==> flow/design.v (excerpt) <==
module pow_5_pipe
(
    input             clock,
    input      [17:0] n,
    output reg [17:0] n_pow_5
);
For scale: ~3000 cells after synthesis, roughly 37 I/O pins, roughly 23000 sq um of cells after synthesis.
Settings: LEC_CHECK=0, ABC_AREA=1, CAP_MARGIN=40, CORE_MARGIN=2, CORE_UTILIZATION=72, CTS_CLUSTER_DIAMETER=197, PLACE_DENSITY=0.78, SETUP_SLACK_MARGIN=0.19, SLEW_MARGIN=20; clock period 4.77 ns.
run.sh (not shown) runs the stock make flow with config.mk's settings and CLKGATE_MAP_FILE=.
The starting point finished with setup timing left.
Edit:
Settings changed: ABC_AREA 1 to not set, CAP_MARGIN 40 to 20, CORE_UTILIZATION 72 to 40, CTS_CLUSTER_DIAMETER 197 to not set, PLACE_DENSITY 0.78 to not set, SETUP_SLACK_MARGIN 0.19 to not set.
Clock period 4.77 ns to 6.4 ns, I/O delays scaled along.
This time the run produced a clean layout.
Area after synthesis falls by 6.7%.
Synthesized cell count shrinks by 22%.
Cell area shrinks by 20%.
Wire length came out lower by 51%.
Setup slack gains 1200 ps.
Non-clock buffer count decreases by 307.
Sequential share of layout area is higher by 1.6 points.
Edit:
Settings changed: CTS_CLUSTER_DIAMETER set to 210, CTS_CLUSTER_SIZE set to 99, TNS_END_PERCENT set to 25.
Result:
- worst setup slack does not change
- core utilization does not change
- cell count stays the same
- via count is unchanged
- sequential share of layout area is unchanged
- non-clock buffer count is unchanged
- global-route usage is unchanged
Edit:
Settings changed: CTS_CLUSTER_DIAMETER 210 to 395, CTS_CLUSTER_SIZE 99 to 100, SETUP_SLACK_MARGIN set to -0.64, TNS_END_PERCENT 25 to not set.
The changed run finished with timing, DRC and antenna clean; worst setup slack does not change; synthesized cell count is unchanged; wire length is unchanged; die size does not change.
Edit:
Settings changed: CORE_UTILIZATION 40 to 9, CTS_CLUSTER_DIAMETER 395 to not set, CTS_CLUSTER_SIZE 100 to not set, SETUP_SLACK_MARGIN -0.64 to not set.
Clock period 6.4 ns to 9.96 ns, I/O delays scaled along.
What happened:
- sequential share of layout area drops by 1.1 points
- area after synthesis stays the same
- setup slack gets better by 2600 ps
- global-route usage went down by 15 points
- final area went up by 12%

========
pow_5_pipe again, from the RTL that the note above started with.
Settings: LEC_CHECK=0, ABC_AREA=1, CAP_MARGIN=20, CORE_MARGIN=2, CORE_UTILIZATION=72, CTS_CLUSTER_SIZE=10, PLACE_DENSITY=0.4, SETUP_SLACK_MARGIN=0.92, SLEW_MARGIN=20, TNS_END_PERCENT=5; clock period 3.89 ns.
The first run reached the layout checks and failed them: negative setup slack.
Rerun with:
--- a/flow/config.mk
+++ b/flow/config.mk
@@ -11,5 +11,4 @@
 export CORE_UTILIZATION = 72
-export CTS_CLUSTER_SIZE = 10
-export PLACE_DENSITY = 0.4
-export SETUP_SLACK_MARGIN = 0.92
+export PLACE_DENSITY_LB_ADDON = 0.08
+export SETUP_SLACK_MARGIN = -0.37
 export SLEW_MARGIN = 20
The new run finished with negative setup slack left.
Maximum frequency decreases by about 4%.
Routed wire length came out lower by about 4.3%.
Cell count hardly moves.
Hold slack improves by 0.0042 ns.
Sequential cell count is unchanged.
Rerun with:
==> flow/config.mk (replaced) <==
export PLATFORM = sky130hd
export DESIGN_NAME = pow_5_pipe
export DESIGN_NICKNAME = pow_5_pipe
export VERILOG_FILES = /design/flow/design.v
export SDC_FILE = /design/flow/constraint.sdc
export NUM_CORES = 4
export LEC_CHECK = 0
export CAP_MARGIN = 20
export CORE_MARGIN = 2
export CORE_UTILIZATION = 44
export SLEW_MARGIN = 20
==> flow/constraint.sdc (replaced) <==
create_clock -name core_clock -period 6.25 [get_ports {clock}]
set_input_delay 1.2500 -clock core_clock [delete_from_list [all_inputs] [get_ports {clock}]]
set_output_delay 1.2500 -clock core_clock [all_outputs]
set_load 0.01 [all_outputs]
With this change the flow finished clean. Die size grows by 51%. Global-route usage drops by 19 points.

========
== job 9493 ==
Starting RTL as in the previous note.
==> flow/config.mk <==
export PLATFORM = sky130hd
export DESIGN_NAME = pow_5_pipe
export DESIGN_NICKNAME = pow_5_pipe
export VERILOG_FILES = /design/flow/design.v
export SDC_FILE = /design/flow/constraint.sdc
export NUM_CORES = 4
export LEC_CHECK = 0
export ABC_AREA = 1
export CAP_MARGIN = 20
export CORE_MARGIN = 2
export CORE_UTILIZATION = 55
export CTS_CLUSTER_DIAMETER = 371
export CTS_CLUSTER_SIZE = 98
export SLEW_MARGIN = 20
export TNS_END_PERCENT = 10
==> flow/constraint.sdc <==
create_clock -name core_clock -period 6.25 [get_ports {clock}]
set_input_delay 1.2500 -clock core_clock [delete_from_list [all_inputs] [get_ports {clock}]]
set_output_delay 1.2500 -clock core_clock [all_outputs]
set_load 0.01 [all_outputs]
For job 3815, these inputs were changed with respect to job 9493:
- TNS_END_PERCENT: 10 -> unset
- CORE_UTILIZATION: 55 -> 69
- ABC_AREA: 1 -> unset
- CTS_CLUSTER_SIZE: 98 -> unset
- CTS_CLUSTER_DIAMETER: 371 -> unset
- the clock period (ns, I/O delays scaled along): 6.25 -> 6.23
==> comparison <==
Horizontal die size came out lower on job 3815 than on job 9493. Against job 9493, job 3815 comes in 0.017 ns higher on worst setup slack. What job 9493 reported for die boundary height has to be multiplied by 0.865 to get the figure for job 3815. Of job 9493 and job 3815, the higher synthesis-to-finish area growth belongs to job 3815. Comparing job 9493 and job 3815, cell count listed in synth_stat.txt is higher on job 9493. Changes observed in job 3815 relative to job 9493: largest incremental delay on the critical path lower, count of cell instances traversed by the critical path lower.
[inputs] job 7527 vs job 3815
- swapping 69 for 64 in CORE_UTILIZATION
- putting MAX_ROUTING_LAYER at met4 where nothing was set
- swapping 6.23 for 4.38 in the clock period (ns, I/O delays scaled along)
Results
- Although it ran to completion, job 7527 produced a layout that fails the final checks because of negative setup slack.
- Going from job 3815 to job 7527, routed wire length on met3 grew by more than a quarter.
- [compare] base=job 3815 new=job 7527: average routed wire per standard cell increased about 4%, setup slack of the critical path after layout decreased 1.19 ns, final area increased 4000 um2, final wirelength increased 7900 um, worst-case hold slack increased 0.0046 ns.
Inputs modified between job 7527 and job 9808:
- removing MAX_ROUTING_LAYER (formerly met4)
- changing CORE_UTILIZATION from 64 to 72
- setting ABC_AREA to 1 for the first time
- changing the clock period (ns, I/O delays scaled along) from 4.38 to 4.27
Notes after the runs:
Job 9808: aborted in 5_1_grt (tool error). Share of the synthesized netlist area taken by xor and xnor gates: job 9808 vs job 7527 down 2.8 points. Job 9808 ended with less number of placement rows than job 7527. Post-synthesis mux area share: job 9808 vs job 7527 — no meaningful difference. | chip area line of the yosys report | higher: job 9808 |. Diff job 7527 -> job 9808: estimated wirelength of the detail-placed design higher; cell count after synthesis higher; synthesized-area fraction occupied by ao, oa, aoi and oai cells lower; part of the Yosys area used for sequential elements lower. Compared with job 7527, job 9808 shows a lower total die area.
